==> indigo <==
Design sig_altmult_add, start of the top module:
module sig_altmult_add
(
	input signed [15:0] dataa, datab, datac, datad,
	input 		clock, aclr,
	output reg 	[32:0] result
);
	reg signed	[15:0] dataa_reg, datab_reg, datac_reg, datad_reg;
	reg signed	[31:0] mult0_result, mult1_result;
	always @ (posedge clock or posedge aclr) begin
    	if (aclr) begin
			dataa_reg <= {16{1'b0}};
			datab_reg <= {16{1'b0}};
			datac_reg <= {16{1'b0}};
			datad_reg <= {16{1'b0}};
			mult0_result <= {32{1'b0}};
			mult1_result <= {32{1'b0}};
			result <= {33{1'b0}};
		end
		else begin
			dataa_reg <= dataa;
			datab_reg <= datab;
			datac_reg <= datac;
			datad_reg <= datad;
			mult0_result <= dataa_reg * datab_reg;
			mult1_result <= datac_reg * datad_reg;
			result <= mult0_result + mult1_result;
		end
	end
endmodule
Settings: LEC_CHECK=0, CAP_MARGIN=20, CORE_ASPECT_RATIO=0.95, CORE_MARGIN=2, CORE_UTILIZATION=45, CTS_CLUSTER_DIAMETER=305, CTS_CLUSTER_SIZE=100, HOLD_SLACK_MARGIN=0.16, PLACE_DENSITY=0.91, SLEW_MARGIN=20, TNS_END_PERCENT=35; clock period 7.0 ns.
run.sh (not shown) runs the stock make flow with config.mk's settings and CLKGATE_MAP_FILE=.
==> inputs of amber, as changes to indigo <==
Settings changed: CORE_ASPECT_RATIO 0.95 to unset, CORE_UTILIZATION 45 to 59, CTS_CLUSTER_DIAMETER 305 to unset, CTS_CLUSTER_SIZE 100 to unset, HOLD_SLACK_MARGIN 0.16 to unset, PLACE_DENSITY 0.91 to unset, TNS_END_PERCENT 35 to unset.
==> flow/constraint.sdc (replaced) <==
create_clock -name core_clock -period 4.63 [get_ports {clock}]
set_input_delay 0.9260 -clock core_clock [delete_from_list [all_inputs] [get_ports {clock}]]
set_output_delay 0.9260 -clock core_clock [all_outputs]
set_load 0.01 [all_outputs]
==> inputs of maple, as changes to indigo <==
Settings changed: CORE_ASPECT_RATIO 0.95 to unset, CORE_UTILIZATION 45 to 20, CTS_CLUSTER_DIAMETER 305 to unset, CTS_CLUSTER_SIZE 100 to unset, HOLD_SLACK_MARGIN 0.16 to unset, PLACE_DENSITY 0.91 to unset, TNS_END_PERCENT 35 to unset.
==> flow/constraint.sdc (replaced) <==
create_clock -name core_clock -period 10.2 [get_ports {clock}]
set_input_delay 2.0400 -clock core_clock [delete_from_list [all_inputs] [get_ports {clock}]]
set_output_delay 2.0400 -clock core_clock [all_outputs]
set_load 0.01 [all_outputs]
==> inputs of raven, as changes to indigo <==
Settings changed: ABC_AREA set to 0, CAP_MARGIN 20 to 5, CELL_PAD_IN_SITES_DETAIL_PLACEMENT set to 0, CORE_ASPECT_RATIO 0.95 to 1.02, CORE_MARGIN 2 to 3, CORE_UTILIZATION 45 to 40, CTS_CLUSTER_DIAMETER 305 to unset, CTS_CLUSTER_SIZE 100 to 21, GPL_TIMING_DRIVEN set to 1, HOLD_SLACK_MARGIN 0.16 to unset, PLACE_DENSITY 0.91 to unset, SLEW_MARGIN 20 to 10, TNS_END_PERCENT 35 to 45.
==> notes <==
raven passed the timing, DRC and antenna checks. amber finished but fails on setup timing. indigo finished clean. maple ran to the end with no violations. Sequential cell count is the same in maple and amber. Of indigo and raven, raven has the higher critical path depth (gap 2). In synthesized area, raven and indigo do not differ. In indigo the worst setup slack is lower than in maple, by 3.1 ns. Final cell count, highest first: maple, amber, raven, indigo. Against indigo, the wire length of raven is lower by about 4%.

========
==> branch sierra <==
==> flow/design.v <==
module sig_altmult_add
(
	input signed [15:0] dataa, datab, datac, datad,
	input 		clock, aclr,
	output reg 	[32:0] result
);
	reg signed	[15:0] dataa_reg, datab_reg, datac_reg, datad_reg;
	reg signed	[31:0] mult0_result, mult1_result;
	always @ (posedge clock or posedge aclr) begin
    	if (aclr) begin
			dataa_reg <= {16{1'b0}};
			datab_reg <= {16{1'b0}};
			datac_reg <= {16{1'b0}};
			datad_reg <= {16{1'b0}};
			mult0_result <= {32{1'b0}};
			mult1_result <= {32{1'b0}};
			result <= {33{1'b0}};
		end
		else begin
			dataa_reg <= dataa;
			datab_reg <= datab;
			datac_reg <= datac;
			datad_reg <= datad;
			mult0_result <= dataa_reg * datab_reg;
			mult1_result <= datac_reg * datad_reg;
			result <= mult0_result + mult1_result;
		end
	end
endmodule
==> flow/run.sh <==
#!/bin/bash
# the make line also repeats each setting of config.mk as NAME=value (left out here)
make -C /OpenROAD-flow-scripts/flow DESIGN_CONFIG=/design/flow/config.mk WORK_HOME=/design/flow/orfs CLKGATE_MAP_FILE= finish
==> flow/config.mk <==
export PLATFORM = sky130hd
export DESIGN_NAME = sig_altmult_add
export DESIGN_NICKNAME = sig_altmult_add
export VERILOG_FILES = /design/flow/design.v
export SDC_FILE = /design/flow/constraint.sdc
export NUM_CORES = 4
export LEC_CHECK = 0
export CAP_MARGIN = 20
export CORE_MARGIN = 2
export CORE_UTILIZATION = 72
export CTS_CLUSTER_SIZE = 57
export MAX_ROUTING_LAYER = met4
export PLACE_DENSITY_LB_ADDON = 0.01
export SLEW_MARGIN = 20
export TNS_END_PERCENT = 40
==> flow/constraint.sdc <==
create_clock -name core_clock -period 5.48 [get_ports {clock}]
set_input_delay 1.0960 -clock core_clock [delete_from_list [all_inputs] [get_ports {clock}]]
set_output_delay 1.0960 -clock core_clock [all_outputs]
set_load 0.01 [all_outputs]
==> branch willow: changes against branch sierra <==
Settings changed: CORE_UTILIZATION 72 to 57, CTS_CLUSTER_DIAMETER from default to 211, CTS_CLUSTER_SIZE 57 to 42, MAX_ROUTING_LAYER met4 to default, PLACE_DENSITY_LB_ADDON 0.01 to default, SETUP_SLACK_MARGIN from default to 1.44, TNS_END_PERCENT 40 to default.
==> flow/constraint.sdc (replaced) <==
create_clock -name core_clock -period 5.18 [get_ports {clock}]
set_input_delay 1.0360 -clock core_clock [delete_from_list [all_inputs] [get_ports {clock}]]
set_output_delay 1.0360 -clock core_clock [all_outputs]
set_load 0.01 [all_outputs]
==> branch xenon: changes against branch sierra <==
Settings changed: CORE_UTILIZATION 72 to 40, CTS_CLUSTER_SIZE 57 to default, MAX_ROUTING_LAYER met4 to default, PLACE_DENSITY_LB_ADDON 0.01 to default, TNS_END_PERCENT 40 to default.
==> flow/constraint.sdc (replaced) <==
create_clock -name core_clock -period 6.78 [get_ports {clock}]
set_input_delay 1.3560 -clock core_clock [delete_from_list [all_inputs] [get_ports {clock}]]
set_output_delay 1.3560 -clock core_clock [all_outputs]
set_load 0.01 [all_outputs]
==> summary.txt <==
Status on the layout run. Counting I/O delays and the setup requirement, the final critical path takes 6.255 ns. Slack of the critical path landed at -0.7751 ns. Setup repair after global routing could not meet its margin everywhere. The run did not pass the layout checks because of setup timing. Following the worst setup path forward leads to its endpoint at mult1_result[31]. Detailed routing placed a total of 38560 µm of wire on met2.

Count of endpoints failing setup in the final report landed at 35. The flow ran to the end, but the layout failed its checks.
the above is filed under branch sierra

==> summary.txt <==
Status on the layout run. Count of endpoints failing setup in the final report landed at 0. Post-route minimum period landed at 6.493 ns. The final layout contains routed wiring with a total length of 56730 µm. The routed design uses 28860 µm of met2 wire. In this run the horizontal extent of the chip is 256.6 µm. Number of buffers inserted for hold repair after clock tree synthesis landed at 0. Compared with the post-synthesis result, the final layout area differs by 10.44%. By startpoint and endpoint, the worst setup path is classified as flip-flop to flip-flop. After layout, the worst setup slack is 0.2872 ns.

The flow ran to the end and the layout has no timing, DRC or antenna violations. Looking at the clock tree report, the H-tree level count equals 4.

the above is filed under branch xenon

==> summary.txt <==
Status on the layout run. The run finished, with violations left. In the final design, more cell area goes to logic gates than to any other class. Among the stages of the critical path, the cell type that occurs most often is sky130_fd_sc_hd__fa_1. For reference, the critical path is captured by mult1_result[31].

For the finished layout, the period the worst path requires is 5.988 ns. The worst register-to-register path begins at datac_reg[15]. Setup repair after global routing could not meet its margin everywhere. In this run the layout check failures are setup timing. Slack of the critical path landed at -0.8076 ns. Wire length on met2 landed at 30570 µm. Non-clock buffer contribution to total cell area landed at 0.1391. Count of endpoints failing setup in the final report landed at 37.
the above is filed under branch willow


========
==> 02-15 <==
RTL: the design.v shown in full above, as it stands there.
Settings: LEC_CHECK=0, CAP_MARGIN=20, CORE_ASPECT_RATIO=0.5, CORE_MARGIN=2, CORE_UTILIZATION=45, CTS_CLUSTER_DIAMETER=140, CTS_CLUSTER_SIZE=100, GPL_ROUTABILITY_DRIVEN=0, HOLD_SLACK_MARGIN=0.16, SLEW_MARGIN=20, TNS_END_PERCENT=35; clock period 7.0 ns.
==> 02-01: changes against 02-15 <==
ABC_AREA = 1   (was default)
CORE_ASPECT_RATIO = 1.74   (was 0.5)
CTS_CLUSTER_DIAMETER = 259   (was 140)
GPL_ROUTABILITY_DRIVEN = default   (was 0)
HOLD_SLACK_MARGIN = -0.08   (was 0.16)
TNS_END_PERCENT = 25   (was 35)
==> qor summary <==
                                                                                         02-15       02-01
Count of fill cells added during filler insertion                                        5,178       6,238
Multi-input combinational area share                                                     67.4%       64.3%
Metal1 wirelength                                                                    27,400 um   24,500 um
Logic depth of the worst path, buffers included                                             20          18
Worst hold slack                                                                      0.494 ns    0.468 ns
Post-Syn Area per Cell                                                                9.83 um2    7.82 um2
Result of the run                                                     timing/DRC/antenna clean  timing/DRC/antenna clean
Max Clock Freq                                                                       0.150 GHz   0.160 GHz
Total track usage                                                                        20.9%       24.8%
Longest individual stage delay on the worst path                                       0.75 ns     0.90 ns
Floorplan-stage core utilization                                                         45.8%       45.2%
Max-area cell share                                                                      41.2%       37.4%
Post-layout util                                                                         50.3%       49.1%
Layout-stage area growth over the synthesis result                                       9.87%       8.49%
YS chip area                                                                        25,500 um2  28,100 um2
Met3 WL post-DR                                                                        2970 um     1340 um
Routed len/inst                                                                        16.4 um     17.0 um
Cell area after placement                                                           27,400 um2  29,900 um2
Number of distinct library cell variants in the gate-level netlist after synthesis          71          31
